## caesar_cipher
module caesar_cipher (
   input            clk
  ,input            rst_n
  ,input            ptxt_valid  
  ,input            mode  
  ,input            key_shift_dir_1  
  ,input            key_shift_dir_3  
  ,input      [4:0] key_shift_num_1  
  ,input      [4:0] key_shift_num_3  
  ,input      [7:0] ptxt_char
  ,output reg [7:0] ctxt_char
  ,output reg       err_invalid_key_shift_num
  ,output reg       err_invalid_ptxt_char
  ,output reg       ctx_ready
);
For scale: about 2500 cells after synthesis, ~35 I/O pins, roughly 0.014 mm^2 of cells after synthesis.
clock: 23.0 ns
lec_check: 0
abc_area: 1
cap_margin: 15
cell_pad_in_sites_detail_placement: 0
cell_pad_in_sites_global_placement: 2
core_aspect_ratio: 0.5
core_margin: 5
core_utilization: 29
cts_cluster_diameter: 256
cts_cluster_size: 98
gpl_timing_driven: 1
min_routing_layer: met1
place_density_lb_addon: 0.1
setup_slack_margin: 4.58
slew_margin: 20
tns_end_percent: 15
run.sh (not shown) runs the stock make flow with config.mk's settings and CLKGATE_MAP_FILE=.
Edit:
ABC_AREA = unset   (was 1)
CELL_PAD_IN_SITES_GLOBAL_PLACEMENT = 0   (was 2)
CORE_ASPECT_RATIO = unset   (was 0.5)
CORE_MARGIN = 2   (was 5)
CORE_UTILIZATION = 65   (was 29)
CTS_CLUSTER_DIAMETER = 51   (was 256)
CTS_CLUSTER_SIZE = unset   (was 98)
PLACE_DENSITY_LB_ADDON = unset   (was 0.1)
SETUP_SLACK_MARGIN = unset   (was 4.58)
TNS_END_PERCENT = 65   (was 15)
clock period = 10.7 ns   (was 23.0 ns; I/O delays follow)
Effect: The changed run completed, yet does not pass: negative setup slack; design area rose by 37%; sequential share of layout area decreases by 0.44 points; cell count fell by 4.5%; clock-buffer cell count is unchanged.
Edit:
CAP_MARGIN = 20   (was 15)
CELL_PAD_IN_SITES_DETAIL_PLACEMENT = unset   (was 0)
CELL_PAD_IN_SITES_GLOBAL_PLACEMENT = unset   (was 0)
CORE_UTILIZATION = 40   (was 65)
CTS_CLUSTER_DIAMETER = unset   (was 51)
GPL_TIMING_DRIVEN = unset   (was 1)
MIN_ROUTING_LAYER = unset   (was met1)
TNS_END_PERCENT = unset   (was 65)
clock period = 14.0 ns   (was 10.7 ns; I/O delays follow)
The changed run finished clean. First-iteration DRC count fell by 61%. Count of clock-buffer cells in the layout stays the same. Utilization falls by 43 points. Worst setup slack gets better by 1.7 ns. Design area decreases by 19%. Synthesized area is unchanged. Die size rises by 61%. Sequential cell count does not change. Critical path depth fell by 7. Final cell count went down by 6.9%.
Edit:
CELL_PAD_IN_SITES_DETAIL_PLACEMENT = 1   (was unset)
CORE_UTILIZATION = 23   (was 40)
MAX_ROUTING_LAYER = met4   (was unset)
MIN_ROUTING_LAYER = met1   (was unset)
SLEW_MARGIN = 0   (was 20)
The changed run produced a clean layout.
Synthesized cell count stays the same.
Critical path depth stays the same.
Final cell count climbs by 13%.
Setup slack improved by 0.048 ns.
First-iteration DRC count goes down by 15%.
Synthesized area stays the same.
Sequential share of layout area barely changes.
Edit:
ABC_AREA = 1   (was unset)
CELL_PAD_IN_SITES_DETAIL_PLACEMENT = unset   (was 1)
CELL_PAD_IN_SITES_GLOBAL_PLACEMENT = 3   (was unset)
CORE_UTILIZATION = 45   (was 23)
CTS_CLUSTER_DIAMETER = 295   (was unset)
CTS_CLUSTER_SIZE = 100   (was unset)
GPL_ROUTABILITY_DRIVEN = 0   (was unset)
MAX_ROUTING_LAYER = unset   (was met4)
MIN_ROUTING_LAYER = unset   (was met1)
PLACE_DENSITY_LB_ADDON = 0.08   (was unset)
SLEW_MARGIN = 20   (was 0)
TNS_END_PERCENT = 10   (was unset)
After rerunning: Now the flow aborted during global placement without I/O (FLW-0024). Die area is lower by well over a third. Synthesized cell count is higher by a little under a tenth. Area after synthesis is lower by roughly a tenth.

========
Starting RTL as in the previous note.
Settings: LEC_CHECK=0, ABC_AREA=1, CAP_MARGIN=20, CORE_MARGIN=2, CORE_UTILIZATION=72, CTS_CLUSTER_DIAMETER=335, CTS_CLUSTER_SIZE=99, HOLD_SLACK_MARGIN=-0.05, PLACE_DENSITY=0.39, SLEW_MARGIN=20; clock period 5.57 ns.
The baseline did not get past detailed placement with DPL-0038.
Then changed:
--- a/flow/config.mk
+++ b/flow/config.mk
@@ -8 +7,0 @@
-export ABC_AREA = 1
@@ -11,5 +10 @@
-export CORE_UTILIZATION = 72
-export CTS_CLUSTER_DIAMETER = 335
-export CTS_CLUSTER_SIZE = 99
-export HOLD_SLACK_MARGIN = -0.05
-export PLACE_DENSITY = 0.39
+export CORE_UTILIZATION = 35
==> flow/constraint.sdc (replaced) <==
create_clock -name core_clock -period 13.6 [get_ports {clk}]
set_input_delay 2.7200 -clock core_clock [delete_from_list [all_inputs] [get_ports {clk}]]
set_output_delay 2.7200 -clock core_clock [all_outputs]
set_load 0.01 [all_outputs]
Effect:
- Now the flow completed without violations
- synthesized area rises by 12%
- die area went up by 130%
- synthesized cell count fell by 8.0%
Then changed:
--- a/flow/config.mk
+++ b/flow/config.mk
@@ -10 +10,2 @@
-export CORE_UTILIZATION = 35
+export CORE_UTILIZATION = 70
+export MAX_ROUTING_LAYER = met4
==> flow/constraint.sdc (replaced) <==
create_clock -name core_clock -period 10.8 [get_ports {clk}]
set_input_delay 2.1600 -clock core_clock [delete_from_list [all_inputs] [get_ports {clk}]]
set_output_delay 2.1600 -clock core_clock [all_outputs]
set_load 0.01 [all_outputs]
Outcome: Now the flow aborted during global routing, error GRT-0232. Die area goes down by 49%. Synthesized area does not change. Synthesized cell count does not change.
Then changed:
--- a/flow/config.mk
+++ b/flow/config.mk
@@ -10,2 +10,2 @@
-export CORE_UTILIZATION = 70
-export MAX_ROUTING_LAYER = met4
+export CORE_UTILIZATION = 68
+export HOLD_SLACK_MARGIN = -0.07
Result:
- The changed run failed in global routing
- die area increases by 2.9%
- synthesized area is unchanged
- synthesized cell count stays the same
Then changed:
--- a/flow/config.mk
+++ b/flow/config.mk
@@ -10,2 +10 @@
-export CORE_UTILIZATION = 68
-export HOLD_SLACK_MARGIN = -0.07
+export CORE_UTILIZATION = 65
==> flow/constraint.sdc (replaced) <==
create_clock -name core_clock -period 10.9 [get_ports {clk}]
set_input_delay 2.1800 -clock core_clock [delete_from_list [all_inputs] [get_ports {clk}]]
set_output_delay 2.1800 -clock core_clock [all_outputs]
set_load 0.01 [all_outputs]
With this change the flow completed, yet does not pass: negative setup slack.
Die size is higher by a few percent.
Synthesized cell count is unchanged.
Synthesized area stays the same.
Then changed:
--- a/flow/config.mk
+++ b/flow/config.mk
@@ -10 +10,2 @@
-export CORE_UTILIZATION = 65
+export CORE_UTILIZATION = 68
+export HOLD_SLACK_MARGIN = -0.08
==> flow/constraint.sdc (replaced) <==
create_clock -name core_clock -period 10.7 [get_ports {clk}]
set_input_delay 2.1400 -clock core_clock [delete_from_list [all_inputs] [get_ports {clk}]]
set_output_delay 2.1400 -clock core_clock [all_outputs]
set_load 0.01 [all_outputs]
After rerunning: The changed run stopped in global routing, error GRT-0232; die size came out lower by 4.3%; synthesized cell count stays the same; area after synthesis stays the same.
